Setup of run 1:
## apb_wrapper
module apb_wrapper#(parameter addr_width = 5, data_width = 16)(
    input bit pclk,                   
    input bit preset_n,               
    input logic transfer,  
    input logic [addr_width - 1 : 0] apb_paddr,  
    input logic [data_width - 1 : 0] apb_pwdata,  
    input logic apb_control ,         
    output logic [data_width - 1 : 0] apb_spwdata,   
    output logic [data_width - 1 : 0] apb_prdata  
    );
Settings: LEC_CHECK=0, ABC_AREA=1, CAP_MARGIN=20, CORE_ASPECT_RATIO=0.59, CORE_MARGIN=4, CORE_UTILIZATION=36, CTS_CLUSTER_SIZE=53, MIN_ROUTING_LAYER=met2, SLEW_MARGIN=40; clock period 5.68 ns.
run.sh (not shown) runs the stock make flow with config.mk's settings and CLKGATE_MAP_FILE=.
Every stage of the flow completed for run 1, and the final layout passed the timing, DRC and antenna checks.
diff inputs: run 1 => run 2
- an added PLACE_DENSITY of 0.36
- a change of SLEW_MARGIN from 40 to 20
- a change of CORE_MARGIN from 4 to 2
- a deleted MIN_ROUTING_LAYER that had been met2
- a change of CORE_UTILIZATION from 36 to 64
- a deleted CORE_ASPECT_RATIO that had been 0.59
- a deleted CTS_CLUSTER_SIZE that had been 53
- a change of the clock period (ns, I/O delays scaled along) from 5.68 to 2.97
==> results <==
Run 1 -> run 2: wire length on met3 decreased by more than half
When run 2 is set beside run 1, its detail-routed net length per standard cell turns out to be 3.4% smaller.
[compare] base=run 1 new=run 2: total power rose 95%, critical path depth rose by 1, final cell count now smaller.
Compare run 2 and run 1 | met2 global-route usage lower: run 1
Diff run 2 and run 1: least setup slack across all paths after layout lower in run 2
Run 2 vs run 1 — share of total power in the clock network rose 1.4 points.
Via count went down by more than 10% going from run 1 to run 2.
What run 3 does differently from run 2 at the input level:
- PLACE_DENSITY: 0.36 -> unset
- ABC_AREA: 1 -> unset
- SETUP_SLACK_MARGIN: unset -> 0.83
- CORE_UTILIZATION: 64 -> 70
- the clock period (ns, I/O delays scaled along): 2.97 -> 3.1
## What came out
- Looking at via total after detailed routing across run 3 and run 2, the one that comes out higher is run 2.
- On run 3: wire length is 1.0% lower than what run 2 gave.
- Diff run 3 and run 2: synthesized cell count higher in run 2
- Against run 2, number of buffers created by CTS in run 3 fell by a few percent.
- Run 2 vs run 3, top routing layer in use: met4 vs met5
- The final reports for run 3 and run 2 show share of total power consumed by net switching lower in the former.
- Area growth from synthesis to layout: run 3 vs run 2 up 7.5 points
Input changes introduced in run 4 (baseline for comparison: run 3):
- a change of CORE_UTILIZATION from 70 to 40
- a deleted SETUP_SLACK_MARGIN that had been 0.83
- a change of the clock period (ns, I/O delays scaled along) from 3.1 to 3.86
Run 4 ends up with higher final standard cell count with taps included and fillers excluded than run 3 does.
Run 4 vs run 3 — multi-input combinational cell count dropped slightly
Against run 3 as the reference, run 4 delivers a higher number of logic stages on the critical path including buffering.
When the final numbers for run 3 and run 4 were put side by side, the wire length turned out to be greater in run 3.
Looking at area growth from synthesis to layout, run 4 sits 5.0 points below run 3.
Changes in run 5 relative to run 4:
- swapping 40 for 66 in CORE_UTILIZATION
- swapping 3.86 for 2.45 in the clock period (ns, I/O delays scaled along)
Notes after the runs:
To summarise run 5: no stage aborted, but the layout did not pass its checks, failing on negative setup slack.
Run 4 closes out successfully: all stages finished, all timing, DRC and antenna checks passed.
Per the comparison of run 5 with run 4, fraction of area in clock buffers and inverters down 0.99 points, sum of met2 wire segment lengths after detailed routing now larger.
Run 5 vs. run 4: met3 capacity usage during global routing went up by 2.9 points; smallest setup slack after layout went down by 1160 ps; cell area went up by 1200 um^2; power of the clock network went up by about 45%.
Vias: run 5 more than run 4
After detailed routing, run 4 needs less wire than run 5.
Run 4 → run 5: total leakage power +about 8%; number of instances resized during post-cts repair +23; required arrival time at the worst endpoint -1560 ps.

* * *

v29:
Starting RTL as in the previous note.
clock: 5.68 ns
lec_check: 0
cap_margin: 20
core_margin: 4
core_utilization: 36
cts_cluster_size: 53
min_routing_layer: met2
slew_margin: 10
v29 did not stop at any stage, and its layout met the timing, DRC and antenna checks.
--- input diff v29..v14 ---
Settings: clearing MIN_ROUTING_LAYER, which used to be met2; swapping 4 for 2 in CORE_MARGIN; clearing CTS_CLUSTER_SIZE, which used to be 53; swapping 10 for 20 in SLEW_MARGIN; swapping 36 for 10 in CORE_UTILIZATION; swapping 5.68 for 5.06 in the clock period (ns, I/O delays scaled along).
Results
v14 | status: complete | timing, DRC, antenna: pass. [v14] final area rose 10% relative to v29. The more densely filled core belongs to v29, not v14. Critical path depth, v14 and v29: lower on v14.
Power figures rest on the tool's default switching activity, not on a simulated workload.
